## run A
## apb_fifo
module apb_fifo (
    input  wire                   clk,         
    input  wire                   rst,         
    input  wire                   psel,        
    input  wire [3:0]            paddr,       
    input  wire [31:0]            pwdata,      
    input  wire                   penable,     
    input  wire                   pwrite,      
    output reg  [31:0]            prdata,      
    output reg                    pready       
);
parameter DEPTH = 16;   
parameter idle = 0, check_op = 1, write_data = 2, read_data =3,send_ready = 4;
reg [2:0] state;
reg [3:0] addr ;
 reg [31:0] wdata,rdata;
  reg [31:0] mem [0:15];
reg [3:0] wr_ptr;    
reg [3:0] rd_ptr;    
reg [4:0] count;     
reg [1:0] cwait;
always @(posedge clk or negedge rst) begin
    if (rst == 0) begin
        for(int i = 0; i<16;i++)
        begin
        mem[i] <= 0;
        end
        wr_ptr <= 0;
        rd_ptr <= 0;
        count <= 0;
        pready <= 0;
        state   <= idle;
        pready <= 0;
        prdata <= 0;
        addr   <= 0;
        wdata  <= 0;
        rdata  <= 0;
        cwait  <= 0;
    end else begin
        case(state)
        idle:
        begin
            wr_ptr <= 0;
            rd_ptr <= 0;
            count <= 0;
            pready <= 0;
            prdata <= 0;
            addr   <= 0;
            wdata  <= 0;
            rdata  <= 0;
            cwait  <= 0;
            state <= check_op;
        end
        check_op:
        begin
         if (penable && psel && pwrite && count != 15)
         begin 
            state   <= write_data;
            addr    <= paddr;
            wdata   <= pwdata;
         end
         else if (penable && psel && !pwrite && count != 0)
         begin
            state  <= read_data;
  ...
make LEC_CHECK=0 CAP_MARGIN=20 CELL_PAD_IN_SITES_GLOBAL_PLACEMENT=3 CORE_ASPECT_RATIO=1.77 CORE_MARGIN=8 CORE_UTILIZATION=59 CTS_CLUSTER_DIAMETER=75 CTS_CLUSTER_SIZE=95 PLACE_DENSITY=0.67 SETUP_SLACK_MARGIN=0.59 SLEW_MARGIN=20 finish   # period 2.12 ns
run.sh (not shown) runs the stock make flow with config.mk's settings and CLKGATE_MAP_FILE=.
Run status, run A: aborted in global placement without I/O (3_1_place_gp_skip_io), error GPL-0301
Setup changes, run A to run B
- CTS_CLUSTER_SIZE removed (was 95)
- SETUP_SLACK_MARGIN removed (was 0.59)
- PLACE_DENSITY changed from 0.67 to 0.37
- CORE_ASPECT_RATIO changed from 1.77 to 0.5
- CORE_UTILIZATION changed from 59 to 72
- ABC_AREA newly set to 1
- CORE_MARGIN changed from 8 to 2
- CTS_CLUSTER_DIAMETER changed from 75 to 333
- CELL_PAD_IN_SITES_GLOBAL_PLACEMENT removed (was 3)
- the clock period (ns, I/O delays scaled along) changed from 2.12 to 1.95
==> results <==
- No stage failed in run B, and the final checks on the layout all came back clean.
- Chip area estimate from yosys synthesis in run B is about 2.4% lower than in run A
- Mean instance size in the synthesized netlist, run B and run A, lower one = run B.
- The lower overall die width of run B and run A is in run A.
- Compared with run A, in run B die size lower, area after synthesis saw a decrease, pre-placement core utilization increased 14 points, mux contribution to synthesized area saw a decrease, synthesized-area fraction occupied by and/or/nand/nor cells shows an increase of 21 points.
- Compared run B vs run A, and number of rows in the core area is down in run B.
- Run comparison: run A largest family of logic cells by area multiplexers; run B largest family of logic cells by area simple AND/OR/NAND/NOR gates
- Between run B and run A, the gate count of the mapped netlist is higher for run B.
Relative to run B, the following input files were edited for run C:
- a deleted ABC_AREA that had been 1
- a change of CAP_MARGIN from 20 to 0
- an added CTS_CLUSTER_SIZE of 33
- a deleted CTS_CLUSTER_DIAMETER that had been 333
- a deleted PLACE_DENSITY that had been 0.37
- a deleted CORE_ASPECT_RATIO that had been 0.5
- an added PLACE_DENSITY_LB_ADDON of 0.01
- an added SETUP_SLACK_MARGIN of 0.74
- a change of the clock period (ns, I/O delays scaled along) from 1.95 to 2.57
==> comparison <==
In run C the implementation ran to completion but is not tape-out ready, as the final checks report negative setup slack. Looking at the reports, run B completed the entire flow and the layout it produced met the timing, DRC and antenna checks. The worst setup slack in run C was lower than what run B gave. As of run C, first-iteration DRC count had risen by more than a quarter compared to run B. Of the two values seen for worst setup path startpoint, prdata[23] was produced by run B and addr[3] by run C. The kind of critical path comes out reg2reg in one run and reg2out in the other, namely in run C and run B respectively. Run B vs run C, highest-power group: registers vs combinational cells. The clock tree buffer count of the final layout number comes out higher for run C vs run B.
Edits applied to the flow inputs when going from run C to run D:
- changing CORE_UTILIZATION from 72 to 40
- removing CTS_CLUSTER_SIZE (formerly 33)
- removing PLACE_DENSITY_LB_ADDON (formerly 0.01)
- removing SETUP_SLACK_MARGIN (formerly 0.74)
- changing CAP_MARGIN from 0 to 20
- changing the clock period (ns, I/O delays scaled along) from 2.57 to 3.4
[summary]
Relative to run C, the sequential power of run D is lower by 30%.
Sort run D and run C by part of the cycle the worst path needs desc -> top: run C
Measured against each other, run D and run C differ in net switching fraction of the power, the higher figure coming from run C.
Compared with run C, in run D worst endpoint data arrival time shrank by 0.18 ns, cell total after placement grew by 394, all-layer global routing usage shrank by 21 points, placement-stage worst setup slack grew by 0.69 ns.
Run D: PASS, flow complete, no timing, DRC or antenna violations
Looking at slowest library cell on the worst path, the sky130_fd_sc_hd__o211ai_1 result is from run C; the sky130_fd_sc_hd__dfrtp_4 one comes from run D.

---

v46:
apb_fifo again, from the RTL that the note above started with.
clock: 2.57 ns
lec_check: 0
cap_margin: 0
core_margin: 2
core_utilization: 70
cts_cluster_size: 33
slew_margin: 20
--- input diff v46..v47 ---
Settings: CORE_UTILIZATION changed from 70 to 72; ABC_AREA newly set to 1; CTS_CLUSTER_SIZE changed from 33 to 17; SETUP_SLACK_MARGIN newly set to -0.09; CAP_MARGIN changed from 0 to 40; the clock period (ns, I/O delays scaled along) changed from 2.57 to 1.92.
Notes after the runs:
Complete run, failing final checks: v47, reason negative setup slack. Run comparison: v46 end point of the critical path rdata[25]$_DFFE_PN0P_; v47 end point of the critical path prdata[8]. In the flow results for v46 and v47, the HPWL reported at the end of detailed placement is smaller on v46. From v46 to v47 the numbers moved as follows: global-route wire length before repair went up by about 10%; data required time of the critical path went down by 1.57 ns.
Modified inputs, v51 compared to v47
Settings: a deleted SETUP_SLACK_MARGIN that had been -0.09; a change of CORE_UTILIZATION from 72 to 58; a deleted ABC_AREA that had been 1; a deleted CTS_CLUSTER_SIZE that had been 17; a change of CAP_MARGIN from 40 to 20; a change of the clock period (ns, I/O delays scaled along) from 1.92 to 2.57.
v51 | stages: all done | timing, DRC, antenna: all pass. Comparing the two runs side by side, v51 comes out ahead of v47 on power after layout. Sequential power (v51 / v47): 0.818. v51 vs. v47: part of the total power dissipated in combinational logic now smaller, proportion of synthesized area in mux cells increased by 24 points relative to the old numbers.
> inputs changed (v51 -> v28)
Settings: CTS_CLUSTER_SIZE: unset -> 15; SETUP_SLACK_MARGIN: unset -> 0.55; PLACE_DENSITY_LB_ADDON: unset -> 0.03; CORE_UTILIZATION: 58 -> 72; CORE_ASPECT_RATIO: unset -> 0.94; the clock period (ns, I/O delays scaled along): 2.57 -> 1.89.
--- outcome ---
v28 failed in global routing with ODB-0269.
Relative to v51, final estimated routing congestion in global placement has gone up in v28.
Diff v28..v51 | net count after synthesis | negligible
Taking v51 as the reference, in v28 CTS buffer count shrank by about 14%; post-placement cell area grew by 5.3%.
~same xor/xnor cell area share of the yosys netlist in v28 and v51
diff inputs: v28 => v19
Settings: TNS_END_PERCENT now 25, previously not set; SETUP_SLACK_MARGIN now 1.29, was 0.55; ABC_AREA now 1, previously not set; CTS_CLUSTER_SIZE no longer set, was 15; HOLD_SLACK_MARGIN now 0.07, previously not set; CORE_UTILIZATION now 40, was 72; CORE_ASPECT_RATIO no longer set, was 0.94; MIN_ROUTING_LAYER now met2, previously not set; PLACE_DENSITY_LB_ADDON no longer set, was 0.03; the clock period (ns, I/O delays scaled along) now 5.0, was 1.89.
==> comparison <==
- Per the final summary, v19 finished and its layout is clean on timing, DRC and antenna.
- Of v19 and v28, the run reporting the higher die width was v19.
- Worst slack at placement delta (v19 − v28): favourable
- Compared with v28, v19 shows a lower total half-perimeter wirelength after legalization and detailed placement.
- Synthesized cell count: v19 vs v28 up 1197
- Compared with v28, v19 shows a lower cell area after placement.
- Relative to v28, height of the die has gone up in v19.
- Xor-xnor portion of the synthesized cell area essentially unchanged between v19 and v28.
Power and IR drop assume default switching activity.
